$ cat flow/run.sh
#!/bin/bash
# the make line also repeats each setting of config.mk as NAME=value (left out here)
make -C /OpenROAD-flow-scripts/flow DESIGN_CONFIG=/design/flow/config.mk WORK_HOME=/design/flow/orfs CLKGATE_MAP_FILE= finish
$ cat flow/config.mk
export PLATFORM = sky130hd
export DESIGN_NAME = CLOCK_TOP
export DESIGN_NICKNAME = CLOCK_TOP
export VERILOG_FILES = /design/flow/design.v
export SDC_FILE = /design/flow/constraint.sdc
export NUM_CORES = 4
export LEC_CHECK = 0
export CAP_MARGIN = 20
export CORE_MARGIN = 2
export CORE_UTILIZATION = 40
export SLEW_MARGIN = 20
$ cat flow/constraint.sdc
create_clock -name core_clock -period 4.84 [get_ports {CLK50M}]
set_input_delay 0.9680 -clock core_clock [delete_from_list [all_inputs] [get_ports {CLK50M}]]
set_output_delay 0.9680 -clock core_clock [all_outputs]
set_load 0.01 [all_outputs]
$ cat flow/design.v
module GENCLK1K( 
		CLK1K, EN1K,
		CLK50M, RSTN
		);
   input CLK50M, RSTN;
   output reg CLK1K;
   output     EN1K;
   reg [7:0] CNT, next_cnt;
   reg next_clk1k;
   assign EN1K = (CNT == 8'd249) & ~CLK1K;
   always @(posedge CLK50M or negedge RSTN) begin
      if (!RSTN) begin
	 CLK1K <= 1'h0;
	 CNT <= 8'h0;
      end
      else begin
	 CNT <= next_cnt;
	 CLK1K <= next_clk1k;
      end
   end
   always @(*) begin
	next_cnt = (CNT == 8'd249) ? 8'd0 : CNT + 8'd1;
	next_clk1k = (CNT == 8'd249) ? ~CLK1K : CLK1K;
   end
endmodule
module GENCLK10K( 
		 CLK10K, EN10K,
		 CLK50M, RSTN
		 );
   input CLK50M;
   input RSTN;
   output reg CLK10K;
   output     EN10K;
   reg [4:0] CNT, next_cnt;
   reg        next_clk10k;
   assign EN10K = (CNT == 5'd24) & ~CLK10K;
   always @(posedge CLK50M, negedge RSTN) begin
      if (!RSTN) begin
         CNT <= 5'd1;
         CLK10K <= 1'b0;
      end
      else begin
         CNT <= next_cnt;
         CLK10K <= next_clk10k;
      end
   end
   always @(*) begin
      next_cnt = (CNT == 5'd24) ? 5'd1 : CNT + 5'd1;
      next_clk10k = (CNT == 5'd24) ? ~CLK10K : CLK10K;
   end
endmodule
module DEBOUNCE #(parameter SET = 1'b1)( 
		KEY_OUT,
		CLK, EN1K, RSTN, KEY_IN
		);
   input CLK, EN1K, RSTN;  
   input KEY_IN;
   output reg KEY_OUT;
   localparam STABLE_CNT = 50;
   reg [5:0]  CNT, next_cnt;
   reg 	      PREV_KEY_IN, next_key_out, next_prev_key_in;
   always @(posedge CLK or negedge RSTN) begin
      if (!RSTN) begin
	 CNT <= 5'h0;
	 KEY_OUT <= SET;
	 PREV_KEY_IN <= SET;
      end
      else if (EN1K) begin
	 CNT <= next_cnt;
	 KEY_OUT <= next_key_out;
	 PREV_KEY_IN <= next_prev_key_in;
      end
   end
   always @(*) begin
      next_cnt = CNT;
      next_key_out = KEY_OUT;
      next_prev_key_in = PREV_KEY_IN;
      if (KEY_IN == PREV_KEY_IN) begin
	 if (CNT < STABLE_CNT) begin
	    next_cnt = CNT + 5'd1;
	 end
	 else begin
	    next_key_out = KEY_IN;
	 end
      end
      else begin
	 next_prev_key_in = KEY_IN;
      end
   end
endmodule
module BCDCNTR #(parameter MAXL = 4'h5, parameter MAXR = 4'h9, parameter SETL = 4'h0, parameter SETR = 4'h0)( 
													     BCD, CARRY,
													     CLK, EN1K, RSTN, EN, SW1, BCD_SET
													     );
   input CLK, EN1K, RSTN, EN, SW1;  
   input [7:0] BCD_SET;
   output reg [7:0] BCD;
   output reg 	    CARRY;
   reg [3:0] 	    next_left_bcd, next_right_bcd;
   reg 		    next_carry;
   always @(posedge CLK or negedge RSTN) begin
      if (!RSTN) begin
	 BCD <= {SETL, SETR};
	 CARRY <= 1'h0;
      end
      else if (EN1K) begin
	 if (SW1) begin
	    BCD <= BCD_SET;
	    CARRY <= next_carry;
	 end
	 else begin
	    BCD <= {next_left_bcd, next_right_bcd};
	    CARRY <= next_carry;
	 end
      end
   end
   always @(*) begin
      if (EN) begin
	 if (BCD[7:4] == MAXL) begin
	    if (BCD[3:0] == MAXR) begin
	       next_left_bcd = SETL;
	       next_right_bcd = SETR;
	       next_carry = 1'b1;
	    end
	    else begin
	       next_left_bcd = BCD[7:4];
	       next_right_bcd = BCD[3:0] + 4'h1;
		   next_carry = 1'b0;
	    end
	 end
	 else begin
	    if (BCD[3:0] == 4'h9) begin
	       next_right_bcd = 4'h0;
	       next_left_bcd = BCD[7:4] + 4'h1;
		   next_carry = 1'b0;
	    end
	    else begin
	       next_right_bcd = BCD[3:0] + 4'h1;
	       next_left_bcd = BCD[7:4];
		   next_carry = 1'b0;
	    end
	 end
      end
      else begin
	 next_right_bcd = BCD[3:0];
	 next_left_bcd = BCD[7:4];
	 next_carry = 1'b0;
      end
   end
endmodule
module SW_BCDCNTR #(parameter MAXL = 4'h5, parameter MAXR = 4'h9, parameter SETL = 4'h0, parameter SETR = 4'h0)( 
														BCD, CARRY,
														CLK, EN1K, RSTN, EN
														);
   input CLK, EN1K, RSTN, EN;  
   output reg [7:0] BCD;
   output reg 	    CARRY;
   reg [3:0] 	    next_left_bcd, next_right_bcd;
   reg 		    next_carry;
   always @(posedge CLK or negedge RSTN) begin
      if (!RSTN) begin
	 BCD <= {SETL, SETR};
	 CARRY <= 1'h0;
      end
      else if (EN1K) begin
	 BCD <= {next_left_bcd, next_right_bcd};
	 CARRY <= next_carry;
      end
   end
   always @(*) begin
      if (EN) begin
	 if (BCD[7:4] == MAXL) begin
	    if (BCD[3:0] == MAXR) begin
	       next_left_bcd = SETL;
	       next_right_bcd = SETR;
	       next_carry = 1'b1;
	    end
	    else begin
	       next_left_bcd = BCD[7:4];
	       next_right_bcd = BCD[3:0] + 4'h1;
		   next_carry = 1'b0;
	    end
	 end
	 else begin
	    if (BCD[3:0] == 4'h9) begin
	       next_right_bcd = 4'h0;
	       next_left_bcd = BCD[7:4] + 4'h1;
		   next_carry = 1'b0;
	    end
	    else begin
	       next_right_bcd = BCD[3:0] + 4'h1;
	       next_left_bcd = BCD[7:4];
		   next_carry = 1'b0;
	    end
	 end
      end
      else begin
	 next_right_bcd = BCD[3:0];
	 next_left_bcd = BCD[7:4];
	 next_carry = 1'b0;
      end
   end
endmodule
module DIGITCLOCK( 
		  SEC, MIN, HOUR, DAY,
		  CLK, EN1K, RSTN, SW1, SW2, SW3, SEC_SET, MIN_SET, HOUR_SET, DAY_SET,
		  SW_SEC, SW_MIN, SW_HOUR, SW_DAY
		  );
   input CLK, EN1K, RSTN, SW1, SW2, SW3;  
   input [7:0] SEC_SET, MIN_SET, HOUR_SET, DAY_SET;
   input [7:0] SW_SEC, SW_MIN, SW_HOUR, SW_DAY;
   output [7:0] SEC, MIN, HOUR, DAY;
   reg [9:0] 	CNT, next_cnt;
   reg 		EN, next_en;
   wire [7:0] 	NORMAL_SEC, NORMAL_MIN, NORMAL_HOUR, NORMAL_DAY;
   wire 	CARRY_SEC, CARRY_MIN, CARRY_HOUR, CARRY_DAY;
   assign DAY = (SW2 == 1'b1) ? SW_DAY : NORMAL_DAY;
   assign HOUR = (SW2 == 1'b1) ? SW_HOUR : NORMAL_HOUR;
   assign MIN = (SW2 == 1'b1) ? SW_MIN : NORMAL_MIN;
   assign SEC = (SW2 == 1'b1) ? SW_SEC : NORMAL_SEC;
   BCDCNTR #(.MAXL(4'h3), .MAXR(4'h1), .SETL(4'h0), .SETR(4'h1))
   UDAY ( 
	 .BCD				(NORMAL_DAY),
	 .CARRY				(CARRY_DAY),
	 .CLK				(CLK),
	 .EN1K				(EN1K),
	 .RSTN				(RSTN),
	 .EN				(CARRY_HOUR),
	 .SW1				(SW1),
	 .BCD_SET			(DAY_SET));
   BCDCNTR #(.MAXL(4'h2), .MAXR(4'h3), .SETL(4'h0), .SETR(4'h0))
   UHOUR ( 
	  .BCD				(NORMAL_HOUR),
	  .CARRY			(CARRY_HOUR),
	  .CLK			(CLK),
	 .EN1K			(EN1K),
	  .RSTN				(RSTN),
	  .EN				(CARRY_MIN),
	  .SW1				(SW1),
	  .BCD_SET			(HOUR_SET));
   BCDCNTR #(.MAXL(4'h5), .MAXR(4'h9), .SETL(4'h0), .SETR(4'h0))
   UMIN ( 
	 .BCD				(NORMAL_MIN),
	 .CARRY				(CARRY_MIN),
	 .CLK				(CLK),
	 .EN1K				(EN1K),
	 .RSTN				(RSTN),
	 .EN				(CARRY_SEC),
	 .SW1				(SW1),
	 .BCD_SET			(MIN_SET));
   BCDCNTR #(.MAXL(4'h5), .MAXR(4'h9), .SETL(4'h0), .SETR(4'h0))
   USEC ( 
	 .BCD				(NORMAL_SEC),
	 .CARRY				(CARRY_SEC),
	 .CLK				(CLK),
	 .EN1K				(EN1K),
	 .RSTN				(RSTN),
	 .EN				(EN),
	 .SW1				(SW1),
	 .BCD_SET			(SEC_SET));
   always @(posedge CLK or negedge RSTN) begin
      if (!RSTN) begin
	 CNT <= 10'h0;
	 EN <= 1'h0;
      end
      else if (EN1K) begin
	 CNT <= next_cnt;
	 EN <= next_en;
      end
   end
   always @(*) begin
      if (SW1) begin
         next_cnt = CNT;
         next_en  = 1'b0;
      end
      else begin
	 if (SW3) begin
            next_cnt = (CNT >= 10'd9) ? 10'd0 : CNT + 10'd1;
            next_en  = (CNT >= 10'd9) ? 1'd1 : 1'd0;
	 end
	 else begin
            next_cnt = (CNT >= 10'd998) ? 10'd0 : CNT + 10'd1;
            next_en  = (CNT >= 10'd998) ? 1'd1 : 1'd0;
	 end
      end
   end
endmodule
module STOPWATCH( 
		 SW_SEC, SW_MIN, SW_HOUR, SW_DAY,
		 CLK, EN1K, RSTN, SW3, KEY3
		 );
   input CLK, EN1K, RSTN, SW3, KEY3;  
   output [7:0] SW_SEC, SW_MIN, SW_HOUR, SW_DAY;
   reg [9:0] 	CNT, next_cnt;
   reg 		EN, next_en;
   reg 		STATE, next_state;
   reg [1:0] 	KEY3_SYNC, next_key3_sync;
   wire 	CARRY_SEC, CARRY_MIN, CARRY_HOUR, CARRY_DAY;
   localparam STOP = 1'b0;
   localparam START = 1'b1;
   SW_BCDCNTR #(.MAXL(4'h3), .MAXR(4'h1), .SETL(4'h0), .SETR(4'h0))
   SWDAY ( 
	  .BCD				(SW_DAY),
	  .CARRY			(CARRY_DAY),
	  .CLK			(CLK),
	 .EN1K			(EN1K),
	  .RSTN				(RSTN),
	  .EN				(CARRY_HOUR));
   SW_BCDCNTR #(.MAXL(4'h2), .MAXR(4'h3), .SETL(4'h0), .SETR(4'h0))
   SWHOUR ( 
	   .BCD				(SW_HOUR),
	   .CARRY			(CARRY_HOUR),
	   .CLK			(CLK),
	 .EN1K			(EN1K),
	   .RSTN			(RSTN),
	   .EN				(CARRY_MIN));
   SW_BCDCNTR #(.MAXL(4'h5), .MAXR(4'h9), .SETL(4'h0), .SETR(4'h0))
   SWMIN ( 
	  .BCD				(SW_MIN),
	  .CARRY			(CARRY_MIN),
	  .CLK			(CLK),
	 .EN1K			(EN1K),
	  .RSTN				(RSTN),
	  .EN				(CARRY_SEC));
   SW_BCDCNTR #(.MAXL(4'h5), .MAXR(4'h9), .SETL(4'h0), .SETR(4'h0))
   SWSEC ( 
	  .BCD				(SW_SEC),
	  .CARRY			(CARRY_SEC),
	  .CLK			(CLK),
	 .EN1K			(EN1K),
	  .RSTN				(RSTN),
	  .EN				(EN));
   always @(posedge CLK or negedge RSTN) begin
      if (!RSTN) begin
	 CNT <= 10'h0;
	 EN <= 1'h0;
	 STATE <= STOP;
	 KEY3_SYNC <= 2'b11;
      end
      else if (EN1K) begin
	 CNT <= next_cnt;
	 EN <= next_en;
	 STATE <= next_state;
	 KEY3_SYNC <= next_key3_sync;
      end
   end
   always @(*) begin
      next_cnt = CNT;
      next_en = EN;
      next_state = STATE;
      next_key3_sync = {KEY3_SYNC[0], KEY3};
      if (KEY3_SYNC == 2'b10) begin
	 next_state = (STATE == START) ? STOP : START;
      end
      else begin
	 case (STATE)
	   STOP : begin
	      next_cnt = CNT;
	      next_en = EN;
	      next_state = STATE;
	   end
	   START : begin
	      if (SW3) begin
		 next_cnt = (CNT >= 10'd9) ? 10'd0 : CNT + 10'd1;
		 next_en = (CNT >= 10'd9) ? 1'd1 : 1'd0;
		 next_state = STATE;
	      end
	      else begin
		 next_cnt = (CNT >= 10'd998) ? 10'd0 : CNT + 10'd1;
		 next_en = (CNT >= 10'd998) ? 1'd1 : 1'd0;
		 next_state = STATE;
	      end
	   end
	 endcase
      end
   end
endmodule
module MANSET( 
	      SEC_SET, MIN_SET, HOUR_SET, DAY_SET,
	      CLK, EN1K, RSTN, SW1, KEY1, KEY2, KEY3, PREV_SEC, PREV_MIN, PREV_HOUR,
	      PREV_DAY
	      );
   input CLK, EN1K, RSTN;  
   input SW1, KEY1, KEY2, KEY3;
   input [7:0] PREV_SEC, PREV_MIN, PREV_HOUR, PREV_DAY;
   output reg [7:0] SEC_SET, MIN_SET, HOUR_SET, DAY_SET;
   reg [1:0] 	    SEL, next_sel;
   reg [7:0] 	    next_sec_set, next_min_set, next_hour_set, next_day_set;
   reg [1:0] 	    KEY1_SYNC, KEY2_SYNC, KEY3_SYNC;
   reg [1:0]  next_key1_sync, next_key2_sync, next_key3_sync;
   localparam SEC_SEL = 2'b00;
   localparam MIN_SEL = 2'b01;
   localparam HOUR_SEL = 2'b10;
   localparam DAY_SEL = 2'b11;
   always @(posedge CLK or negedge RSTN) begin
      if (!RSTN) begin
	 DAY_SET <= 8'h1;
	 HOUR_SET <= 8'h0;
	 MIN_SET <= 8'h0;
	 SEC_SET <= 8'h0;
	 SEL <= 2'b00;
	 KEY1_SYNC <= 2'b11;
	 KEY2_SYNC <= 2'b11;
	 KEY3_SYNC <= 2'b11;
      end
      else if (EN1K) begin
	 DAY_SET <= next_day_set;
	 HOUR_SET <= next_hour_set;
	 MIN_SET <= next_min_set;
	 SEC_SET <= next_sec_set;
	 SEL <= next_sel;
	 KEY1_SYNC <= next_key1_sync;
	 KEY2_SYNC <= next_key2_sync;
	 KEY3_SYNC <= next_key3_sync;
      end
   end
   always @(*) begin
   next_key1_sync = {KEY1_SYNC[0], KEY1};
   next_key2_sync = {KEY2_SYNC[0], KEY2};
   next_key3_sync = {KEY3_SYNC[0], KEY3};
      if (SW1) begin
	  next_sel = SEL;
		next_sec_set = SEC_SET;
		next_min_set = MIN_SET;
		next_hour_set = HOUR_SET;
		next_day_set = DAY_SET;
	 if (KEY3_SYNC == 2'b10) begin
	    next_sel = (SEL == DAY_SEL) ? SEC_SEL : SEL + 2'b01;
	 end
	 else if (KEY2_SYNC == 2'b10) begin
	    case (SEL) 
	      SEC_SEL : begin
			if (SEC_SET[7:4] == 4'h5) begin
				if (SEC_SET[3:0] == 4'h9) begin
					next_sec_set[7:4] = 4'h0;
					next_sec_set[3:0] = 4'h0;
				end
				else begin
					next_sec_set[7:4] = SEC_SET[7:4];
					next_sec_set[3:0] = SEC_SET[3:0] + 4'h1;
				end
			end
			else begin
				if (SEC_SET[3:0] == 4'h9) begin
					next_sec_set[3:0] = 4'h0;
					next_sec_set[7:4] = SEC_SET[7:4] + 4'h1;
				end
				else begin
					next_sec_set[3:0] = SEC_SET[3:0] + 4'h1;
					next_sec_set[7:4] = SEC_SET[7:4];
				end
			end
		  end
	      MIN_SEL : begin
			if (MIN_SET[7:4] == 4'h5) begin
				if (MIN_SET[3:0] == 4'h9) begin
					next_min_set[7:4] = 4'h0;
					next_min_set[3:0] = 4'h0;
				end
				else begin
					next_min_set[7:4] = MIN_SET[7:4];
					next_min_set[3:0] = MIN_SET[3:0] + 4'h1;
				end
			end
			else begin
				if (MIN_SET[3:0] == 4'h9) begin
					next_min_set[3:0] = 4'h0;
					next_min_set[7:4] = MIN_SET[7:4] + 4'h1;
				end
				else begin
					next_min_set[3:0] = MIN_SET[3:0] + 4'h1;
					next_min_set[7:4] = MIN_SET[7:4];
				end
			end
		  end
	      HOUR_SEL : begin
			if (HOUR_SET[7:4] == 4'h2) begin
				if (HOUR_SET[3:0] == 4'h3) begin
					next_hour_set[7:4] = 4'h0;
					next_hour_set[3:0] = 4'h0;
				end
				else begin
					next_hour_set[7:4] = HOUR_SET[7:4];
					next_hour_set[3:0] = HOUR_SET[3:0] + 4'h1;
				end
			end
			else begin
				if (HOUR_SET[3:0] == 4'h9) begin
					next_hour_set[3:0] = 4'h0;
					next_hour_set[7:4] = HOUR_SET[7:4] + 4'h1;
				end
				else begin
					next_hour_set[3:0] = HOUR_SET[3:0] + 4'h1;
					next_hour_set[7:4] = HOUR_SET[7:4];
				end
			end
		  end
	      DAY_SEL : begin
			if (DAY_SET[7:4] == 4'h3) begin
				if (DAY_SET[3:0] == 4'h1) begin
					next_day_set[7:4] = 4'h0;
					next_day_set[3:0] = 4'h1;
				end
				else begin
					next_day_set[7:4] = DAY_SET[7:4];
					next_day_set[3:0] = DAY_SET[3:0] + 4'h1;
				end
			end
			else begin
				if (DAY_SET[3:0] == 4'h9) begin
					next_day_set[3:0] = 4'h0;
					next_day_set[7:4] = DAY_SET[7:4] + 4'h1;
				end
				else begin
					next_day_set[3:0] = DAY_SET[3:0] + 4'h1;
					next_day_set[7:4] = DAY_SET[7:4];
				end
			end
		  end
	    endcase
	 end
	 else if (KEY1_SYNC == 2'b10) begin
	    case (SEL) 
	      SEC_SEL : begin
			if (SEC_SET[7:4] == 4'h0) begin
				if (SEC_SET[3:0] == 4'h0) begin
					next_sec_set[7:4] = 4'h5;
					next_sec_set[3:0] = 4'h9;
				end
				else begin
					next_sec_set[7:4] = SEC_SET[7:4];
					next_sec_set[3:0] = SEC_SET[3:0] - 4'h1;
				end
			end
			else begin
				if (SEC_SET[3:0] == 4'h0) begin
					next_sec_set[3:0] = 4'h9;
					next_sec_set[7:4] = SEC_SET[7:4] - 4'h1;
				end
				else begin
					next_sec_set[3:0] = SEC_SET[3:0] - 4'h1;
					next_sec_set[7:4] = SEC_SET[7:4];
				end
			end
		  end
	      MIN_SEL : begin
			if (MIN_SET[7:4] == 4'h0) begin
				if (MIN_SET[3:0] == 4'h0) begin
					next_min_set[7:4] = 4'h5;
					next_min_set[3:0] = 4'h9;
				end
				else begin
					next_min_set[7:4] = MIN_SET[7:4];
					next_min_set[3:0] = MIN_SET[3:0] - 4'h1;
				end
			end
			else begin
				if (MIN_SET[3:0] == 4'h0) begin
					next_min_set[3:0] = 4'h9;
					next_min_set[7:4] = MIN_SET[7:4] - 4'h1;
				end
				else begin
					next_min_set[3:0] = MIN_SET[3:0] - 4'h1;
					next_min_set[7:4] = MIN_SET[7:4];
				end
			end
		  end
	      HOUR_SEL : begin
			if (HOUR_SET[7:4] == 4'h0) begin
				if (HOUR_SET[3:0] == 4'h0) begin
					next_hour_set[7:4] = 4'h2;
					next_hour_set[3:0] = 4'h3;
				end
				else begin
					next_hour_set[7:4] = HOUR_SET[7:4];
					next_hour_set[3:0] = HOUR_SET[3:0] - 4'h1;
				end
			end
			else begin
				if (HOUR_SET[3:0] == 4'h0) begin
					next_hour_set[3:0] = 4'h9;
					next_hour_set[7:4] = HOUR_SET[7:4] - 4'h1;
				end
				else begin
					next_hour_set[3:0] = HOUR_SET[3:0] - 4'h1;
					next_hour_set[7:4] = HOUR_SET[7:4];
				end
			end
		  end
	      DAY_SEL : begin
			if (DAY_SET[7:4] == 4'h0) begin
				if (DAY_SET[3:0] == 4'h1) begin
					next_day_set[7:4] = 4'h3;
					next_day_set[3:0] = 4'h1;
				end
				else begin
					next_day_set[7:4] = DAY_SET[7:4];
					next_day_set[3:0] = DAY_SET[3:0] - 4'h1;
				end
			end
			else begin
				if (DAY_SET[3:0] == 4'h0) begin
					next_day_set[3:0] = 4'h9;
					next_day_set[7:4] = DAY_SET[7:4] - 4'h1;
				end
				else begin
					next_day_set[3:0] = DAY_SET[3:0] - 4'h1;
					next_day_set[7:4] = DAY_SET[7:4];
				end
			end
		  end
	    endcase
	 end
      end
	  else begin
		next_sel = SEC_SEL;
		next_sec_set = PREV_SEC;
		next_min_set = PREV_MIN;
		next_hour_set = PREV_HOUR;
		next_day_set = PREV_DAY;
	  end
   end
endmodule
module DISPLAY7SEG( 
		   SEG,
		   OUT, PWM_ACT
		   );
   input [3:0] OUT;
   input       PWM_ACT;
   output reg [6:0] SEG;
   always @(*) begin
      case (OUT)
	4'h0 : SEG = (PWM_ACT) ? 7'b1000000 : 7'b1111111;
	4'h1 : SEG = (PWM_ACT) ? 7'b1111001 : 7'b1111111;
	4'h2 : SEG = (PWM_ACT) ? 7'b0100100 : 7'b1111111;
	4'h3 : SEG = (PWM_ACT) ? 7'b0110000 : 7'b1111111;
	4'h4 : SEG = (PWM_ACT) ? 7'b0011001 : 7'b1111111;
	4'h5 : SEG = (PWM_ACT) ? 7'b0010010 : 7'b1111111;
	4'h6 : SEG = (PWM_ACT) ? 7'b0000010 : 7'b1111111;
	4'h7 : SEG = (PWM_ACT) ? 7'b1111000 : 7'b1111111;
	4'h8 : SEG = (PWM_ACT) ? 7'b0000000 : 7'b1111111;
	4'h9 : SEG = (PWM_ACT) ? 7'b0010000 : 7'b1111111;
	default : SEG = 7'b1111111;
      endcase
   end
endmodule
module KNOCK_LED ( 
		  ALARM, LED,
		  CLK, EN1K, RSTN, SW3, KNOCK
		  );
   input CLK, EN1K, RSTN;  
   input SW3, KNOCK;
   output reg ALARM;
   output reg [17:0] LED;
   reg [9:0] 	     ONE_SEC_CNT, next_one_sec_cnt;
   reg [5:0] 	     SEC_CNT, next_sec_cnt;
   reg [4:0] 	     MIN_REMAIN, next_min_remain;
   reg 		     TIMER_EN, next_timer_en;
   reg 		     KNOCK_D, next_knock_d;
   reg 		     KNOCK_FALL, next_knock_fall;
   reg 		     ALARM_PULSE, next_alarm_pulse;
   reg 		     next_alarm;
   reg [17:0] 	     next_led;
   always @(posedge CLK or negedge RSTN) begin
      if (!RSTN) begin
	 ALARM <= 1'h0;
	 KNOCK_D <= 1'h1;
	 KNOCK_FALL <= 1'h0;
	 LED <= 18'h0;
	 MIN_REMAIN <= 5'h0;
	 ONE_SEC_CNT <= 10'h0;
	 SEC_CNT <= 6'h0;
	 TIMER_EN <= 1'h0;
	 ALARM_PULSE <= 1'b0;
      end
      else if (EN1K) begin
	 ALARM <= next_alarm;
	 LED <= next_led;
	 ONE_SEC_CNT <= next_one_sec_cnt;
	 SEC_CNT <= next_sec_cnt;
	 MIN_REMAIN <= next_min_remain;
	 TIMER_EN <= next_timer_en;
	 KNOCK_D <= next_knock_d;
	 KNOCK_FALL <= next_knock_fall;
	 ALARM_PULSE <= next_alarm_pulse;
      end
   end
   always @(*) begin
      next_knock_d = KNOCK;
      next_knock_fall = KNOCK_D & ~KNOCK;
      next_alarm = 1'b0;
	  next_led = (MIN_REMAIN == 5'd0) ? 18'd0 : (18'b1 << MIN_REMAIN) - 18'b1;
      next_one_sec_cnt = ONE_SEC_CNT;
      next_sec_cnt = SEC_CNT;
      next_min_remain = MIN_REMAIN;
      next_timer_en = TIMER_EN;
      next_alarm_pulse = 1'b0;
	  if (KNOCK_FALL) begin
		next_timer_en = 1'b1;
		next_min_remain = (MIN_REMAIN < 5'd19) ? MIN_REMAIN + 5'd1 : MIN_REMAIN;
	  end
	  else begin
		if (TIMER_EN) begin
			if (SW3) begin
				if (ONE_SEC_CNT >= 10'd9) begin
					if (MIN_REMAIN != 5'd0) begin
						if (SEC_CNT == 6'd00) begin
							next_sec_cnt = 6'd59;
							next_min_remain = MIN_REMAIN - 5'd1;
							next_one_sec_cnt = 10'd0;
						end
						else begin
							next_sec_cnt = SEC_CNT - 6'd1;
							next_one_sec_cnt = 10'd0;
						end
					end
					else begin
						if (SEC_CNT == 6'd00) begin
							next_timer_en = 1'b0;
							next_alarm_pulse = 1'b1;
							next_sec_cnt = 6'd0;
							next_one_sec_cnt = 10'd0;
						end
						else begin
							next_sec_cnt = SEC_CNT - 6'd1;
							next_one_sec_cnt = 10'd0;
						end
					end
				end
				else begin
					next_one_sec_cnt = ONE_SEC_CNT + 10'd1;
				end
			end
			else begin
				if (ONE_SEC_CNT >= 10'd999) begin
					if (MIN_REMAIN != 5'd0) begin
						if (SEC_CNT == 6'd00) begin
							next_sec_cnt = 6'd59;
							next_min_remain = MIN_REMAIN - 5'd1;
							next_one_sec_cnt = 10'd0;
						end
						else begin
							next_sec_cnt = SEC_CNT - 6'd1;
							next_one_sec_cnt = 10'd0;
						end
					end
					else begin
						if (SEC_CNT == 6'd00) begin
							next_timer_en = 1'b0;
							next_alarm_pulse = 1'b1;
							next_sec_cnt = 6'd0;
							next_one_sec_cnt = 10'd0;
						end
						else begin
							next_sec_cnt = SEC_CNT - 6'd1;
							next_one_sec_cnt = 10'd0;
						end
					end
				end
				else begin
					next_one_sec_cnt = ONE_SEC_CNT + 10'd1;
				end
			end
		end
		else begin
			next_alarm = (ALARM_PULSE == 1'b1) ? 1'b1 : 1'b0;
		end
	  end
   end
endmodule
module KNOCK_LED_ALARM( 
	     BUZ_OUT,
	     CLK, EN1K, RSTN, ALARM
	     );
   input CLK, EN1K, RSTN;  
   input ALARM;
   output reg BUZ_OUT;
   parameter IDLE = 1'b0;
   parameter BUZ = 1'b1;
   reg 	      STATE, next_state;
   reg 	      next_buz_out;
   reg 	      CLK500, next_clk500;
   reg [6:0]  BEEP_CNT1, next_beep_cnt1;
   reg [8:0]  BEEP_CNT2, next_beep_cnt2;
   reg [2:0]  ALARM_DONE, next_alarm_done;
   always @(posedge CLK or negedge RSTN) begin
      if (!RSTN) begin
	 ALARM_DONE <= 3'h0;
	 BEEP_CNT1 <= 7'h0;
	 BEEP_CNT2 <= 9'h0;
	 BUZ_OUT <= 1'h0;
	 CLK500 <= 1'h0;
	 STATE <= 1'h0;
      end
      else if (EN1K) begin
	 STATE <= next_state;
	 BUZ_OUT <= next_buz_out;
	 CLK500 <= next_clk500;
	 BEEP_CNT1 <= next_beep_cnt1;
	 BEEP_CNT2 <= next_beep_cnt2;
	 ALARM_DONE <= next_alarm_done;
      end
   end
   always @(*) begin
      next_clk500 = ~CLK500;
      case (STATE) 
	IDLE : begin
	   if (ALARM) begin
	      next_state = BUZ;
	      next_buz_out = 1'b0;
	      next_beep_cnt1 = 7'b0;
	      next_beep_cnt2 = 9'd0;
	      next_alarm_done = 3'd0;
	   end
	   else begin
	      next_state = IDLE;
	      next_buz_out = 1'b0;
	      next_beep_cnt1 = 7'b0;
	      next_beep_cnt2 = 8'b0;
	      next_alarm_done = 3'd0;
	   end
	end
	BUZ : begin
	   if (ALARM_DONE == 3'd4) begin
	      next_state = IDLE;
	      next_buz_out = 1'b0;
	      next_beep_cnt1 = 7'd0;
	      next_beep_cnt2 = 9'd0;
	      next_alarm_done = 3'd0;
	   end
	   else begin
	      if (BEEP_CNT2 >= 9'd4) begin
		 next_state = BUZ;
		 next_buz_out = 1'b0;
		 next_beep_cnt1 = 7'd0;
		 next_beep_cnt2 = (BEEP_CNT2 == 9'd511) ? 9'd0 : BEEP_CNT2 + 9'd1;
		 next_alarm_done = (BEEP_CNT2 == 9'd511) ? ALARM_DONE + 3'd1 : ALARM_DONE;
	      end
	      else begin
		 if (BEEP_CNT1 >= 7'd64) begin
		    next_state = BUZ;
		    next_buz_out = CLK500;
		    next_beep_cnt1 = (BEEP_CNT1 == 7'd127) ? 7'd0 : BEEP_CNT1 + 7'd1;
		    next_beep_cnt2 = (BEEP_CNT1 == 7'd127) ? BEEP_CNT2 + 9'd1 : BEEP_CNT2;
		    next_alarm_done = ALARM_DONE;
		 end
		 else begin
		    next_state = BUZ;
		    next_buz_out = 1'b0;
		    next_beep_cnt1 = BEEP_CNT1 + 7'd1;
		    next_beep_cnt2 = BEEP_CNT2;
		    next_alarm_done = ALARM_DONE;
		 end
	      end
	   end
	end
	default : begin
	   next_state = IDLE;
	   next_buz_out = 1'b0;
	   next_beep_cnt1 = 7'd0;
	   next_beep_cnt2 = 3'd0;
	   next_alarm_done = 1'b0;
	end
      endcase
   end
endmodule
module FIRE_DETECT( 
		   FIRE_ALARM,
		   CLK, EN1K, RSTN, SENSOR
		   );
   input CLK, EN1K, RSTN;  
   input SENSOR;
   output reg FIRE_ALARM;
   reg 	  next_fire_alarm;
   always @(posedge CLK or negedge RSTN) begin
      if (!RSTN) begin
	 FIRE_ALARM <= 1'h0;
      end
      else if (EN1K) begin
	 FIRE_ALARM <= next_fire_alarm;
      end
   end
   always @(*) begin
      next_fire_alarm = (SENSOR) ? 1'b1 : 1'b0;
   end
endmodule
module FIRE_ALARM( 
		       BUZ_OUT, FIRE_VALID,
		       CLK, EN1K, RSTN, FIRE_ALARM, KNOCK
		       );
   input CLK, EN1K, RSTN;  
   input FIRE_ALARM, KNOCK;
   output reg BUZ_OUT, FIRE_VALID;
   parameter IDLE = 1'b0;
   parameter BUZ = 1'b1;
   reg 	      STATE, next_state;
   reg 	      next_buz_out;
	reg         next_fire_valid;
   reg 	      CLK500, next_clk500;
   reg 	      KNOCK_D, next_knock_d;
   reg 	      KNOCK_FALL, next_knock_fall;
   reg [8:0]  BEEP_CNT, next_beep_cnt;
   always @(posedge CLK or negedge RSTN) begin
      if (!RSTN) begin
	 BEEP_CNT <= 8'h0;
	 BUZ_OUT <= 1'h0;
	 FIRE_VALID <= 1'h0;
	 CLK500 <= 1'h0;
	 KNOCK_D <= 1'h0;
	 KNOCK_FALL <= 1'h0;
	 STATE <= 1'h0;
      end
      else if (EN1K) begin
	 STATE <= next_state;
	 BUZ_OUT <= next_buz_out;
	 FIRE_VALID <= next_fire_valid;
	 CLK500 <= next_clk500;
	 BEEP_CNT <= next_beep_cnt;
	 KNOCK_D <= next_knock_d;
	 KNOCK_FALL <= next_knock_fall;
      end
   end
   always @(*) begin
      next_clk500 = ~CLK500;
      next_knock_d = KNOCK;
      next_knock_fall = KNOCK_D & ~KNOCK;
		next_fire_valid = FIRE_VALID;
      case (STATE) 
	IDLE : begin
	   if (FIRE_ALARM) begin
	      next_state = BUZ;
	      next_buz_out = 1'b0;
	      next_beep_cnt = 8'b0;
			next_fire_valid = 1'b1;
	   end
	   else begin
	      next_state = IDLE;
	      next_buz_out = 1'b0;
	      next_beep_cnt = 8'b0;
			next_fire_valid = 1'b0;
	   end
	end
	BUZ : begin
	   if (KNOCK_FALL) begin
	      next_state = IDLE;
	      next_buz_out = 1'b0;
	      next_beep_cnt = 8'd0;
			next_fire_valid = 1'b0;
	   end
	   else begin
	      if (BEEP_CNT >= 9'd256) begin
		 next_state = BUZ;
		 next_buz_out = CLK500;
		 next_beep_cnt = (BEEP_CNT == 8'd128) ? 8'd0 : BEEP_CNT + 8'd1;
	      end
	      else begin
		 next_state = BUZ;
		 next_buz_out = 1'b0;
		 next_beep_cnt = BEEP_CNT + 8'd1;
	      end
	   end
	end
	default : begin
	   next_state = IDLE;
	   next_buz_out = 1'b0;
	   next_beep_cnt = 8'd0;
	end
      endcase
   end
endmodule
module ROT_PWMGEN ( 
		   PWM_ACT,
		   CLK, EN10K, RSTN, SW5, ROT_A, ROT_B
		   );
   input CLK, EN10K, RSTN, SW5;
   input ROT_A, ROT_B;
   output reg PWM_ACT;
   reg [7:0]  brightness;
   reg [1:0]  prev_state;
   reg [7:0]  pwm_counter;
   wire [1:0] current_state = {ROT_A, ROT_B};
   always @(posedge CLK or negedge RSTN) begin
		if (!RSTN) begin
			brightness <= 8'd255;
		end
		else if (EN10K) begin
		if (SW5) begin
      case ({prev_state, current_state})
        4'b0001, 4'b0111, 4'b1110, 4'b1000: begin
           if (brightness <= 8'd247)
             brightness <= brightness + 8'd8;
           else
             brightness <= 8'd255;
        end
        4'b0010, 4'b0100, 4'b1101, 4'b1011: begin
           if (brightness >= 8'd8)
             brightness <= brightness - 8'd8;
           else
             brightness <= 8'd0;
        end
        default: brightness <= brightness;
      endcase
		end
		else begin
			brightness <= brightness;
		end
		end
   end
   always @(posedge CLK) begin
      if (EN10K) prev_state <= current_state;
   end
   always @(posedge CLK or negedge RSTN) begin
      if (!RSTN) begin
	 pwm_counter <= 8'b0;
      end
      else if (EN10K) begin
	 pwm_counter <= (pwm_counter == 8'd255) ? 8'd0 : pwm_counter + 8'd1;
      end
   end
   always @(posedge CLK or negedge RSTN) begin
      if (!RSTN) begin
	 PWM_ACT <= 1'b1;
      end
      else if (EN10K) begin
	 if (pwm_counter < brightness) PWM_ACT <= 1'b1;
	 else PWM_ACT <= 1'b0;
      end
   end
endmodule
module CLOCK_TOP( 
	   SEG0, SEG1, SEG2, SEG3, SEG4, SEG5, SEG6, SEG7, LED, BUZ_OUT,
	   CLK50M, KEY1, KEY2, KEY3, SW0, SW1, SW2, SW3, SW4, SW5, KNOCK,
	   SENSOR, ROT_A, ROT_B
	   );
   input CLK50M, KEY1, KEY2, KEY3, SW0, SW1, SW2, SW3, SW4, SW5, KNOCK, SENSOR, ROT_A, ROT_B;
   output [6:0] SEG0, SEG1, SEG2, SEG3, SEG4, SEG5, SEG6, SEG7;
   output [17:0] LED;
   output 	 BUZ_OUT;
   wire 	 CLK1K, CLK10K, EN1K, EN10K, CLEAN_KEY1, CLEAN_KEY2, CLEAN_KEY3, CLEAN_SW1, CLEAN_SW2, CLEAN_SW3, CLEAN_SW4, CLEAN_SW5, ALARM, FIRE_ALARM, FIRE_VALID, PWM_ACT, FIRE_BUZ, KNOCK_LED_BUZ;
   wire [7:0] 	 SEC, MIN, HOUR, DAY;
   wire [7:0] 	 SEC_SET, MIN_SET, HOUR_SET, DAY_SET;
   wire [7:0] 	 SW_SEC, SW_MIN, SW_HOUR, SW_DAY;
   assign BUZ_OUT = (FIRE_VALID) ? FIRE_BUZ : KNOCK_LED_BUZ;
   GENCLK1K
     UGENCLK1K
       ( 
	.RSTN				(SW0),
	.CLK1K				(CLK1K),
	.EN1K				(EN1K),
	.CLK50M				(CLK50M));
   GENCLK10K
     UGENCLK10K
       ( 
	.RSTN					(SW0),
	.CLK10K				(CLK10K),
	.EN10K				(EN10K),
	.CLK50M				(CLK50M));
   DEBOUNCE #(.SET(1'b1))
   UDEBOUNCE_KEY1
     ( 
      .KEY_OUT				(CLEAN_KEY1),
      .KEY_IN				(KEY1),
      .RSTN				(SW0),
      .CLK				(CLK50M),
      .EN1K				(EN1K));
   DEBOUNCE #(.SET(1'b1))
   UDEBOUNCE_KEY2
     ( 
      .KEY_OUT				(CLEAN_KEY2),
      .KEY_IN				(KEY2),
      .RSTN				(SW0),
      .CLK				(CLK50M),
      .EN1K				(EN1K));
   DEBOUNCE #(.SET(1'b1))
   UDEBOUNCE_KEY3
     ( 
      .KEY_OUT				(CLEAN_KEY3),
      .KEY_IN				(KEY3),
      .RSTN				(SW0),
      .CLK				(CLK50M),
      .EN1K				(EN1K));
   DEBOUNCE #(.SET(1'b0))
   UDEBOUNCE_SW1
     ( 
      .KEY_OUT				(CLEAN_SW1),
      .KEY_IN				(SW1),
      .RSTN				(SW0),
      .CLK				(CLK50M),
      .EN1K				(EN1K));
   DEBOUNCE #(.SET(1'b0))
   UDEBOUNCE_SW2
     ( 
      .KEY_OUT				(CLEAN_SW2),
      .KEY_IN				(SW2),
      .RSTN				(SW0),
      .CLK				(CLK50M),
      .EN1K				(EN1K));
   DEBOUNCE #(.SET(1'b0))
   UDEBOUNCE_SW3
     ( 
      .KEY_OUT				(CLEAN_SW3),
      .KEY_IN				(SW3),
      .RSTN				(SW0),
      .CLK				(CLK50M),
      .EN1K				(EN1K));
   DEBOUNCE #(.SET(1'b0))
   UDEBOUNCE_SW4
     ( 
      .KEY_OUT				(CLEAN_SW4),
      .KEY_IN				(SW4),
      .RSTN				(SW0),
      .CLK				(CLK50M),
      .EN1K				(EN1K));
   DEBOUNCE #(.SET(1'b0))
   UDEBOUNCE_SW5
     ( 
      .KEY_OUT				(CLEAN_SW5),
      .KEY_IN				(SW5),
      .RSTN				(SW0),
      .CLK				(CLK50M),
      .EN1K				(EN1K));
   DIGITCLOCK
     UDIGITCLOCK
       ( 
	.SEC					(SEC[7:0]),
	.MIN					(MIN[7:0]),
	.HOUR					(HOUR[7:0]),
	.DAY					(DAY[7:0]),
	.SEC_SET				(SEC_SET[7:0]),
	.MIN_SET				(MIN_SET[7:0]),
	.HOUR_SET				(HOUR_SET[7:0]),
	.DAY_SET				(DAY_SET[7:0]),
	.SW_SEC				(SW_SEC[7:0]),
	.SW_MIN				(SW_MIN[7:0]),
	.SW_HOUR				(SW_HOUR[7:0]),
	.SW_DAY				(SW_DAY[7:0]),
	.RSTN				(SW0),
	.CLK				(CLK50M),
	.EN1K				(EN1K),
	.SW1				(CLEAN_SW1),
	.SW2				(CLEAN_SW2),
	.SW3				(CLEAN_SW3));
   DISPLAY7SEG
     URSEC7SEG
       ( 
	.SEG				(SEG0[6:0]),
	.OUT				(SEC[3:0]),
	.PWM_ACT			(PWM_ACT));
   DISPLAY7SEG
     ULSEC7SEG
       ( 
	.SEG				(SEG1[6:0]),
	.OUT				(SEC[7:4]),
	.PWM_ACT			(PWM_ACT));
   DISPLAY7SEG
     URMIN7SEG
       ( 
	.SEG				(SEG2[6:0]),
	.OUT				(MIN[3:0]),
	.PWM_ACT			(PWM_ACT));
   DISPLAY7SEG
     ULMIN7SEG
       ( 
	.SEG				(SEG3[6:0]),
	.OUT				(MIN[7:4]),
	.PWM_ACT			(PWM_ACT));
   DISPLAY7SEG
     URHOUR7SEG
       ( 
	.SEG				(SEG4[6:0]),
	.OUT				(HOUR[3:0]),
	.PWM_ACT			(PWM_ACT));
   DISPLAY7SEG
     ULHOUR7SEG
       ( 
	.SEG				(SEG5[6:0]),
	.OUT				(HOUR[7:4]),
	.PWM_ACT			(PWM_ACT));
   DISPLAY7SEG
     URDAY7SEG
       ( 
	.SEG				(SEG6[6:0]),
	.OUT				(DAY[3:0]),
	.PWM_ACT			(PWM_ACT));
   DISPLAY7SEG
     ULDAY7SEG
       ( 
	.SEG				(SEG7[6:0]),
	.OUT				(DAY[7:4]),
	.PWM_ACT			(PWM_ACT));
   MANSET
     UMANSET
       ( 
	.SEC_SET				(SEC_SET[7:0]),
	.MIN_SET				(MIN_SET[7:0]),
	.HOUR_SET				(HOUR_SET[7:0]),
	.DAY_SET				(DAY_SET[7:0]),
	.KEY1					(CLEAN_KEY1),
	.KEY2					(CLEAN_KEY2),
	.KEY3					(CLEAN_KEY3),
	.PREV_SEC				(SEC[7:0]),
	.PREV_MIN				(MIN[7:0]),
	.PREV_HOUR				(HOUR[7:0]),
	.PREV_DAY				(DAY[7:0]),
	.RSTN				(SW0),
	.CLK				(CLK50M),
	.EN1K				(EN1K),
	.SW1				(CLEAN_SW1));
   STOPWATCH
     USTOPWATCH
       ( 
	.SW_SEC				(SW_SEC[7:0]),
	.SW_MIN				(SW_MIN[7:0]),
	.SW_HOUR				(SW_HOUR[7:0]),
	.SW_DAY				(SW_DAY[7:0]),
	.KEY3					(CLEAN_KEY3),
	.RSTN (CLEAN_SW2),
	.CLK				(CLK50M),
	.EN1K				(EN1K),
	.SW3				(CLEAN_SW3));
   KNOCK_LED_ALARM
     UALARM
       ( 
	.BUZ_OUT			(KNOCK_LED_BUZ),
	.CLK				(CLK50M),
	.EN1K				(EN1K),
	.RSTN					(SW0),
	.ALARM				(ALARM));
   KNOCK_LED
     UKNOCK
       ( 
	.LED					(LED[17:0]),
	.ALARM				(ALARM),
	.CLK				(CLK50M),
	.EN1K				(EN1K),
	.RSTN					(CLEAN_SW4),
	.SW3				(CLEAN_SW3),
	.KNOCK				(KNOCK));
   FIRE_DETECT
     UFIRE_DETECT
       ( 
	.FIRE_ALARM				(FIRE_ALARM),
	.CLK					(CLK50M),
	.EN1K					(EN1K),
	.RSTN					(SW0),
	.SENSOR				(SENSOR));
   FIRE_ALARM
     UFIRE_ALARM
       ( 
	.BUZ_OUT				(FIRE_BUZ),
	.FIRE_VALID       (FIRE_VALID),
	.CLK					(CLK50M),
	.EN1K					(EN1K),
	.RSTN					(SW0),
	.FIRE_ALARM				(FIRE_ALARM),
	.KNOCK					(KNOCK));
   ROT_PWMGEN
     UROT_PWMGEN
       ( 
	.RSTN					(SW0),
	.PWM_ACT			(PWM_ACT),
	.CLK				(CLK50M),
	.EN10K				(EN10K),
	.SW5				(CLEAN_SW5),
	.ROT_A				(ROT_A),
	.ROT_B				(ROT_B));
endmodule
==> out/notes.md, run 1 <==
The horizontal die dimension reported for this design is 223 um. The tools report the combinational group power as 0.0662 mW. Among the non-sequential cells, AND-OR/OR-AND gates take the most area. The endpoint identified for the worst register-to-register timing path is UMANSET.SEC_SET[6]$_DFFE_PN0P_. Yosys mapped a number of flops with a built-in enable equal to 2. In this run the static leakage power is 9.46 nW. With the post-route minimum period at 4.50 ns, the fraction of registers with async set or reset after synthesis is 99.4%. The met1 routed wirelength after detailed routing was 21700 um. The clock network fraction of design power is 53.4%.

Per the synthesis report, the single largest cell type by area occupies 37.3% of cell area. The depth of the worst register-to-register path is 8. Tracing the worst setup path back leads to its startpoint at UDEBOUNCE_SW2.KEY_OUT$_DFFE_PN0P_. In this run the maximum-capacitance check reported violations numbering 0.

The via count of the first global-routing pass is 15.6k, and the sequential element share of the synthesized area is 41.1%. The layout-stage area growth over the synthesis result came out at 14.6%. The biggest area contributor in the post-synthesis netlist is dfrtp_1. OpenSTA, run right after detailed placement, puts the worst setup slack at 0.866 ns.

The worst setup path is of the flop to output pin kind. The detailed router reports a met3 wire length of 1640 um. The critical path crosses 5 cells after its start point. The run gives 3.53 ns for the worst path arrival time. The library cell used as clock root buffer is clkbuf_16. Setup repair after global routing left no endpoint under its margin.

Once routing completed, OpenROAD measured the worst setup slack at 0.337 ns. For the final database, setup skew stands at 0.0170 ns. The count of state elements after synthesis works out to 313. Of the available clock period, the critical path in the final layout requires 93.0%. The combinational cell fraction of total power came out at 1.1%. The Yosys step of the flow raised 19 warnings.

The standard cell core area is 47500 sq um, and the number of standard cells after synthesis is 2186. The launch point of the worst register-to-register path is recorded as UGENCLK1K.CNT[1]$_DFF_PN0_. The stage delay of the slowest cell on the critical path is 1.08 ns, and the number of max-slew violations in the final report is 0. In this run the register-to-register setup slack is 1.93 ns.

Heaviest power group: clock. In the floorplan report the effective utilization is 40.3%. The run gives 20.8% for the switching portion of total power. For reference, simple AND, OR, NAND and NOR cells occupy 19.8% of the area reported after synthesis.

For the number of cell rows, the log shows 80. Adder and majority gate portion of the synthesized area: 5.52%. The per-instance average area after synthesis was 8.77 sq um.

The number of antenna violations at the first check in global routing came out at 2. For the switching power, the log shows 1.21 mW. The clock H-tree reported by CTS has 2 levels. Among all cell types in the netlist, the one instantiated most often is nand2_1.

The critical path goes through o21ai_0 > nor3_1 > a21oi_1 > o221ai_1 > clkdlybuf4s50_1. Summing every instance area after synthesis gives 19200 sq um. The number of endpoints with negative hold slack in the final report was 0. STA classifies the critical path endpoint as an output pin. The worst min-delay path category is flop to async pin.

The run gives 3 as the maximum number of buffers from clock root to sink. The script parses the final routing iteration and logs DRC violations as 0. The placed instances occupy a cell area of 20600 sq um.

The pre-antenna-repair detailed-routing pass consisted of 5 iterations. The critical path's slowest stage uses the library cell dfrtp_4. The main area contributors are dfrtp_1 (37%), o21ai_0 (6.6%), nand2_1 (6.4%). The most used flip-flop cell is dfrtp_1.

The timing report attributes the biggest portion of critical-path delay to flip-flops. 89 I/O pins were placed. The finished layout cell area is 22000 sq um, and the total overflow reported by the global router is 0. The number of different library cells used by synthesis comes to 88. Yosys reports that the most numerous cell types are nand2_1 (325), dfrtp_1 (286), o21ai_0 (251), nor2_1 (144), a21oi_1 (123). The hold buffer count at CTS was 0; the count of antenna diodes in the layout was 0. The highest layer used for signal routing is met5.

The number of CTS-inserted buffers was 37. The run gives 2.63 mW as the power in sequential cells. Per the slew report, the remaining headroom to the max-slew limit stands at 32.3%. Endpoints with negative setup slack in the final report add up to 0. The clock sink count is 313. In the global route stage, overall resource usage came out at 18.9%.

After the last flow step, the layout net total stands at 2326. The flow reports that sequential cells draw 45.4% of the design power. On the worst setup and hold paths after CTS, the clock-pin slew comes to 0.06 ns. The data required time reported for the critical path is 3.87 ns.

After synthesis, the design contains 2186 cells according to Yosys. According to the floorplan report, the total die area is 49700 sq um. In the power breakdown, the internal column shows 4.58 mW. The run gives 46.2% for the share of the core filled with cells. The logs give 2804 for the total placed cells including tap cells and 3.09 mW for the power consumed by the clock network. The port buffer count was 88.

The later-pin clock latency in the skew report was 0.55 ns. The net count after synthesis is 2284. Based on the critical path, the design can be clocked at up to 0.222 GHz. The slew of the pin with the lowest slew margin works out to 1.02 ns. Once iteration 0 of detailed routing completed, the report listed 1041 DRC markers. The global-route wire length before repair came out at 78600 um. The peak fanout along the critical path works out to 71. Note, the detailed placer reported a final HPWL of 32300 um. Once the clock tree was built, the setup fixing pass inserted 0 buffers. In this run, post-CTS repair resized a total of 0 instances. After detailed routing, the total wire length is 47200 um. With the buffering stage count on the worst path with inverters included at 1, the final antenna-violating net count is 0. Entering global routing, the biggest net connects 100 pins.

Per the detail_route log, met2 wirelength is 22500 um. The tools report the kind of launch point of the worst setup path as a flop. The run gives 0.357 ns as the worst slack on hold paths. After routing, the total negative slack on setup checks comes to 0 ns.

From bottom edge to top edge, the die measures 223 um. The run gives 16.2k as the total via count in the routed design. For reference, compound AND-OR and OR-AND cells occupy 20.0% of the area reported after synthesis.

Summing the areas of all xor and xnor instances in the mapped netlist gives 4.48% of the synthesized area. Dividing the detail-routed via count by the number of cells gives 5.64. For the total cell area reported by yosys after synthesis, the log shows 19200 sq um.

The tools report the critical path endpoint as SEG4[3]. The flow ran to the end and the layout has no timing, DRC or antenna violations. For reference, the mux area share after synthesis is 5.26%. The routed design shows a wire length per standard cell of 16.4 um. The worst-case IR drop observed on VDD is 0.207 mV. Per the gpl log, the routability congestion estimate is 0.863. TritonCTS built the clock tree.

In this run the power density over the cells is 263 nW/um^2. The total chip power was 5.79 mW; the tool warning count was 68. Once layout is complete, the cells apart from fillers number 2872.
## layout make-up
type,instances,area (sq um)
clock buffers,49,1070
multi-input cells,1685,10600
fillers,4445,25600
clock inverters,19,279
repair buffers,110,1090
flip-flops and latches,313,7880
well taps,615,769
inverters,81,304
## metal layers
metal  global-route usage [%]  vias up
li1                         -     7919
met1                     24.8     7882
met3                     2.52       78
met2                     32.0      321
met5                        0        -
met4                     6.73        2
==> run 2: changes to the inputs <==
Settings changed: CORE_UTILIZATION 40 to 61, PLACE_DENSITY_LB_ADDON set to 0.12, SETUP_SLACK_MARGIN set to 3.28, TNS_END_PERCENT set to 5.
Clock period 4.84 ns to 11.0 ns, I/O delays scaled along.
==> run 2 against run 1 <==
Still clean. Count of clock-buffer cells in the layout rose by 1. First-iteration DRC count is 9.9% lower. Register-to-register slack improved by 5.4 ns. Synthesized area is the same. Routed wire length fell by 6.9%. Clock power fell by 59%. Cell area shrank 2.1%. Largest power group unchanged.
==> out/notes.md, run 2 <==
The signal on the critical path passes through buf_4 > mux2i_1 > and2_1 > nand2_1 > o21a_1 > o221ai_1 > clkdlybuf4s50_1. From synthesis to final layout, the design area changed by 12.1%. The run gives 2284 (unchanged) as the post-synth net total.

The power in sequential cells was 1.16 mW (-56%). Slew of the pin with the lowest slew margin: 1.00 ns (-0.0132 ns). The DRC violation count after routing came out at 0 (unchanged).

The run gives 4.53 ns (+4.19 ns) for the worst path setup slack after routing. The fraction of registers with async set or reset after synthesis works out to 99.4% (unchanged). The tools report the kind of launch point of the worst setup path as a flop. For the total iterations of the first detailed-routing run, the log shows 5 (unchanged).

The final weighted congestion of routability-driven global placement is 0.862 (about the same). The run gives 3 (unchanged) for the maximum number of buffers from clock root to sink. The tools report the power consumed by the clock network as 1.28 mW (-59%). The logs give 0 (unchanged) for the max-capacitance violation count and 2425 (-45%) for the number of fillers in the final layout. The port buffer count is 88 (unchanged).

The synthesized cell area is 19200 sq um (unchanged). With the post-synthesis share of cell area spent on xor and xnor gates at 4.48% (unchanged), the total via count in the routed design is 16.3k (+0.40%). The run gives 181 um (-19%) for the die span in x. The tools report the register share of total power as 46.8% (+1.4 points).

The worst clock skew came out at 0.0190 ns (+0.00199 ns). The tools report the leakage dissipation as 9.35 nW (-1.2%). For the pin count of the biggest net entering global routing, the log shows 96 (-4.0%).

Switching portion of total power: 20.8% (about the same). With the ratio of final minimum period to clock period at 58.8% (-34 points), the upper clock frequency limit is 0.155 GHz. With the placed wire-length estimate after detailed placement at 29600 um (-8.2%), the depth of the critical timing path with buffers and inverters included is 7 (+2). Worst IR drop on VDD: 0.126 mV (-39%).

The detail-routed net length per standard cell was 16.6 um (+1.4%); the total chip power was 2.47 mW (-57%). Setup repair after global routing left no endpoint under its margin. The run gives 0.0284 mW for the combinational group power.

The startpoint identified for the worst register-to-register timing path is UGENCLK1K.CNT[1]$_DFF_PN0_. Broken down by cell family, the worst path's largest delay share belongs to buffers and inverters. The aggregate routed wire length was 43900 um (-6.9%). Per STA, the startpoint of the critical path is UDEBOUNCE_SW2.KEY_OUT$_DFFE_PN0P_. The total overflow reported by the global router came out at 0 (unchanged).

With the standard cell core area at 30700 sq um (-35%), the global-route wire length before repair is 74600 um (-5.1%). The detail-routed via count per cell is 6.16 (+9.3%). Per the CTS log, the root buffer master is clkbuf_16. The capture point of the worst register-to-register path is recorded as UDIGITCLOCK.UMIN.BCD[5]$_DFFE_PN0P_.

The run gives 9 (+1) for the depth of the worst register-to-register path. The number of levels the H-tree was split into was 2 (unchanged); the buffering stage count on the worst path with inverters included was 2 (+1). The number of cell instances after yosys synthesis was 2186 (unchanged).

For the instance area after placement, the log shows 20200 sq um (-1.9%). TritonCTS built the clock tree. With the total die size at 32900 sq um (-34%), the area fraction in mux cells is 5.26% (unchanged). The total cell area reported by yosys after synthesis was 19200 sq um (unchanged); the final antenna-violating net count was 0 (unchanged).

The count of state elements after synthesis is 313 (unchanged), and the tool warning count is 68 (unchanged). The clock-pin slew on the worst setup and hold paths was 0.06 ns (about the same); the post-route minimum period was 6.47 ns. The share of the synthesized area in the top cell type was 37.3% (unchanged). With the overall track demand over capacity in global routing at 26.8% (+7.9 points), the later-pin clock latency in the skew report is 0.53 ns (-0.02 ns). For the combinational cell fraction of total power, the log shows 1.1% (about the same). The run finished with no timing, DRC or antenna violations. The setup slack after placement was 5.11 ns (+4.25 ns); the count of antenna diodes in the layout was 0 (unchanged). The per-instance average area after synthesis is 8.77 sq um (unchanged).

The largest combinational cell category by area is AND-OR/OR-AND gates. The most common cell in the synthesized netlist is nand2_1. The run gives 0 (unchanged) as the final setup violation count.

The run gives 59 (-17%) for the peak fanout along the critical path. The run gives 4.27 ns (+0.74 ns) as the worst path arrival time. The number of standard cells after synthesis was 2186 (unchanged). The tools report the data required time at the worst endpoint as 8.80 ns (+4.93 ns). The run gives 1 (-1) for the number of antenna violations at the first check in global routing.

The internal power contribution is 1.95 mW (-57%), and the ratio of total power to cell area is 115 nW/um^2 (-56%). With the adder and majority gate portion of the synthesized area at 5.52% (unchanged), the clock network fraction of design power is 52.0% (-1.4 points). The vertical die size is 181 um (-19%).

Worst min-delay path category: flop to async pin. The tools report the number of cell rows as 64 (-20%). By startpoint and endpoint, the worst setup path is classified as flop to output pin.

The sequential element share of the synthesized area was 41.1% (unchanged). The count of nets after finishing was 2313 (-0.56%); the I/O pin count was 89 (unchanged). The share of synthesized cell area in and-or and or-and compound cells was 20.0% (unchanged); the via count of the first global-routing pass was 15.7k (+0.038%). Yosys attributes the largest share of cell area to dfrtp_1 (37%), o21ai_0 (6.6%), nand2_1 (6.4%). For the final-layout setup total negative slack, the log shows 0 ns (unchanged). Iteration-0 DRC count of the detailed router: 938 (-9.9%). Critical path endpoint: SEG3[3].

The count of library flops with an enable pin works out to 2 (unchanged). The run gives 33.2% (+0.88 points) for the worst relative slew slack. The critical path's slowest cell is dfrtp_4.

The run gives 0.514 mW (-57%) as the switching power. The most used flip-flop cell was dfrtp_1. STA classifies the critical path endpoint as an output pin. For the total of cells resized after clock tree synthesis, the log shows 0 (unchanged). Sorting the Yosys area breakdown by cell type puts at the top dfrtp_1.

Finished layout cell area: 21500 sq um (-2.1%). The worst setup slack for register-to-register paths was 7.37 ns (+5.44 ns); the warning count from the yosys run was 19 (unchanged). After synthesis, the most frequently instantiated cells are nand2_1 (325), dfrtp_1 (286), o21ai_0 (251), nor2_1 (144), a21oi_1 (123).

The number of CTS-inserted buffers is 36 (-2.7%), and the number of buffers inserted to repair setup after CTS is 0 (unchanged). The area fraction in and, or, nand and nor cells after synthesis is 19.8% (unchanged), and the number of endpoints with negative hold slack in the final report is 0 (unchanged). The run gives 313 (unchanged) for the clock sink count. The stage delay of the slowest cell on the critical path was 0.85 ns (-0.23 ns); the number of different library cells in the post-synthesis netlist was 88 (unchanged). For the number of max-slew violations in the final report, the log shows 0 (unchanged). The run gives 62.3% (+22 points) for the floorplan-stage core utilization. Hold buffer count at CTS: 0 (unchanged). The heaviest power group was clock.
-- run 2: per-layer routing --
metal | GRT usage, % | up-vias | routed length, um
met5 | 0 | - | 16
met4 | 9.37 | 2 | 1360
met3 | 3.69 | 101 | 1950
met2 | 45.2 | 406 | 21200
met1 | 35.5 | 7870 | 19400
li1 | - | 7888 | -
-- run 2: area by class of cell --
cell class / instances / area (sq um) / share of cell area, %
multi-input combinational: 1685 / 10600 / 49.2
sequential: 313 / 7880 / 36.7
clock buffer: 50 / 1010 / 4.72
timing repair buffer: 98 / 961 / 4.47
tap: 396 / 495 / 2.31
inverter: 81 / 304 / 1.41
clock inverter: 16 / 269 / 1.25
-- run 2: through the flow --
step / utilization [%] / instances / hold slack [ns]
after global placement: 65.7 / 2573 / 0.363
after floorplan: - / 2186 / 0.436
after CTS: 69.9 / 2639 / 0.379
after global routing: 69.9 / 2639 / 0.406
after detailed placement: 65.7 / 2573 / 0.375
final: 69.9 / 2639 / 0.354
==> run 3: changes to the inputs <==
Settings changed: CORE_UTILIZATION 61 to 72, PLACE_DENSITY_LB_ADDON 0.12 to unset, SETUP_SLACK_MARGIN 3.28 to 0.52, TNS_END_PERCENT 5 to unset.
Clock period 11.0 ns to 18.3 ns, I/O delays scaled along.
==> run 3 against run 2 <==
Largest cell class unchanged. Cell count down 2.4%. Critical endpoint unchanged. Register-to-register slack better by 7.4 ns. Critical path depth unchanged.
==> out/notes.md, run 3 <==
The flow ran to the end and the layout has no timing, DRC or antenna violations. The total overflow reported by the global router is 0 (unchanged), and the count of library flops with an enable pin is 2 (unchanged). With the share of the synthesized area in the top cell type at 37.3% (unchanged), the area fraction in mux cells is 5.26% (unchanged). The run gives 0.53 ns (about the same) for the later-pin clock latency in the skew report. The buffering stage count on the worst path with inverters included came out at 2 (unchanged). The pin count of the biggest net entering global routing was 94 (-2.1%). The run gives 89 (unchanged) as the I/O pin count.

Ratio of total power to cell area: 66.0 nW/um^2 (-43%). Number of CTS-inserted buffers: 35 (-2.8%). The placed wire-length estimate after detailed placement is 29700 um (+0.38%), and the stage delay of the slowest cell on the critical path is 0.97 ns (+0.12 ns). The run gives 0.305 mW (-41%) for the switching power. Subtracting the final worst setup slack from the clock period gives 7.93 ns. The DRC violation count after routing is 0 (unchanged), and the clock-pin slew on the worst setup and hold paths is 0.06 ns (about the same).

The post-synthesis share of cell area spent on xor and xnor gates came out at 4.48% (unchanged). The iteration-0 DRC count of the detailed router is 1277 (+36%), and the via count of the first global-routing pass is 16.1k (+2.9%). The run gives 19200 sq um (unchanged) as the total cell area reported by yosys after synthesis.

Final weighted congestion of routability-driven global placement: 0.873 (+1.3%). For the data required time at the worst endpoint, the log shows 14.64 ns (+5.84 ns). The detail-routed net length per standard cell is 17.6 um (+5.9%). After synthesis, the most frequently instantiated cells are nand2_1 (325), dfrtp_1 (286), o21ai_0 (251), nor2_1 (144), a21oi_1 (123). TritonCTS built the clock tree. The worst reg2reg path startpoint is UGENCLK1K.CNT[1]$_DFF_PN0_.

For the final setup violation count, the log shows 0 (unchanged). The run gives 8.77 sq um (unchanged) for the per-instance average area after synthesis. For reference, the most critical setup path is categorized as flop to output pin. Sorting the synthesized cells by area gives the leading types as dfrtp_1 (37%), o21ai_0 (6.6%), nand2_1 (6.4%).

The tools report the internal power contribution as 1.10 mW (-44%). Launch point of the worst path: UDEBOUNCE_SW2.KEY_OUT$_DFFE_PN0P_. Traced cell by cell, the critical path runs through buf_4 > mux2i_1 > and2_1 > nand2_1 > o21a_1 > o221ai_1 > clkdlybuf4s50_1. The logs give 10.37 ns (+5.84 ns) for the worst path setup slack after routing and 19200 sq um (unchanged) for the synthesized cell area. The worst slack on hold paths is 0.334 ns (-0.0193 ns), and the combinational group power is 0.0170 mW.

The tools report the number of antenna violations at the first check in global routing as 1 (unchanged). The type recorded for the worst min-delay path is flop to async pin. The setup slack after placement is 10.97 ns (+5.86 ns). The cell sitting at the root of the clock tree is a clkbuf_16. The critical path endpoint category was an output pin. The worst setup slack for register-to-register paths is 14.79 ns (+7.42 ns). The power in sequential cells was 0.695 mW (-40%); the combinational cell fraction of total power was 1.2% (about the same).

With the number of max-slew violations in the final report at 0 (unchanged), the slew of the pin with the lowest slew margin is 1.01 ns (+0.00948 ns). The run gives 2284 (unchanged) as the post-synth net total. The final-layout setup total negative slack was 0 ns (unchanged); the detail-routed via count per cell was 6.44 (+4.4%).

The run gives 32.4% (+5.6 points) for the overall track demand over capacity in global routing. The logs give 32.5% (-0.63 points) for the worst relative slew slack and 3 (unchanged) for the maximum number of buffers from clock root to sink. The vertical die size works out to 167 um (-7.8%). Among the non-sequential cells, AND-OR/OR-AND gates take the most area. The worst clock skew was 0.0129 ns (-0.00613 ns); the depth of the critical timing path with buffers and inverters included was 7 (unchanged).

With the number of endpoints with negative hold slack in the final report at 0 (unchanged), the clock sink count is 313 (unchanged). The fraction of registers with async set or reset after synthesis was 99.4% (unchanged). Setup repair after global routing left no endpoint under its margin.

The number of different library cells in the post-synthesis netlist is 88 (unchanged). The tool warning count was 70 (+2.9%). The run gives 17 (+12) as the total iterations of the first detailed-routing run.

The floorplan-stage core utilization was 73.4% (+11 points); the count of state elements after synthesis was 313 (unchanged). Adder and majority gate portion of the synthesized area: 5.52% (unchanged). The most common cell in the synthesized netlist is nand2_1. The switching portion of total power is 21.8% (+0.95 points). The aggregate routed wire length is 45400 um (+3.4%). The tools report the critical path endpoint as SEG3[3]. The count of nets after finishing was 2313 (unchanged). In this design, the largest share of critical-path delay is due to buffers and inverters. The synthesized design spends more area on one cell type than any other, namely dfrtp_1. Post-synth the commonest register cell is dfrtp_1.

The standard cell core area came out at 26100 sq um (-15%). The heaviest power group is registers. The warning count from the yosys run is 19 (unchanged). With the area fraction in and, or, nand and nor cells after synthesis at 19.8% (unchanged), the die span in x is 167 um (-7.8%). The worst setup path is launched from a flop.

The sequential element share of the synthesized area is 41.1% (unchanged), and the number of standard cells after synthesis is 2186 (unchanged). The run gives 0.0707 mV (-44%) for the worst IR drop on VDD. For the number of cell instances after yosys synthesis, the log shows 2186 (unchanged). With the total die size at 27900 sq um (-15%), the total of cells resized after clock tree synthesis is 0 (unchanged). The run gives 4.27 ns (about the same) for the worst path arrival time.

The worst register-to-register path ends at UMANSET.MIN_SET[7]$_DFFE_PN0P_. The peak fanout along the critical path is 64 (+8.5%). The number of levels the H-tree was split into is 2 (unchanged). The clock network fraction of design power was 49.2% (-2.8 points). The number of buffers inserted to repair setup after CTS was 0 (unchanged). The run gives 0 (unchanged) as the hold buffer count at CTS.

The count of antenna diodes in the layout was 0 (unchanged); the ratio of final minimum period to clock period was 43.3% (-16 points). The final antenna-violating net count was 0 (unchanged). The run gives 0 (unchanged) as the max-capacitance violation count. With the total via count in the routed design at 16.6k (+1.9%), the register share of total power is 49.6% (+2.8 points). The critical path's slowest cell is dfrtp_4.

The port buffer count was 88 (unchanged); the upper clock frequency limit was 0.126 GHz. With the share of synthesized cell area in and-or and or-and compound cells at 20.0% (unchanged), the power consumed by the clock network is 0.690 mW (-46%). The logs give 59 (-7.8%) for the number of cell rows and 9.28 nW (-0.73%) for the leakage dissipation. The depth of the worst register-to-register path came out at 9 (unchanged). Global-route wire length before repair: 76600 um (+2.7%).

Layout-stage area growth over the synthesis result: 10.9%.
==> run 3: final cells by class <==
| type | instances | area, sq um |
|---|---|---|
| multi-input cells | 1685 | 10600 |
| flip-flops and latches | 313 | 7880 |
| fillers | 1681 | 4870 |
| clock buffers | 53 | 1000 |
| repair buffers | 99 | 968 |
| well taps | 335 | 419 |
| inverters | 81 | 304 |
| clock inverters | 10 | 119 |
==> run 3: stage by stage <==
stage	utilization (%)	power (mW)	instance area (sq um)	instances
2_1_floorplan	-	0.710	19200	2186
3_3_place_gp	77.1	0.725	20100	2513
3_5_place_dp	77.1	0.725	20100	2513
4_1_cts	81.4	1.41	21300	2576
5_1_grt	81.4	1.44	21300	2576
6_report	81.4	1.40	21300	2576
==> run 3: metal layers <==
metal | up-vias | part of all wire, % | GRT usage (%)
met5 | - | 0.029 | 0
met4 | 2 | 2.9 | 11.9
met3 | 109 | 5.5 | 4.21
met2 | 572 | 50 | 56.3
met1 | 8010 | 42 | 41.9
li1 | 7890 | - | -
Power and IR drop assume default switching activity.
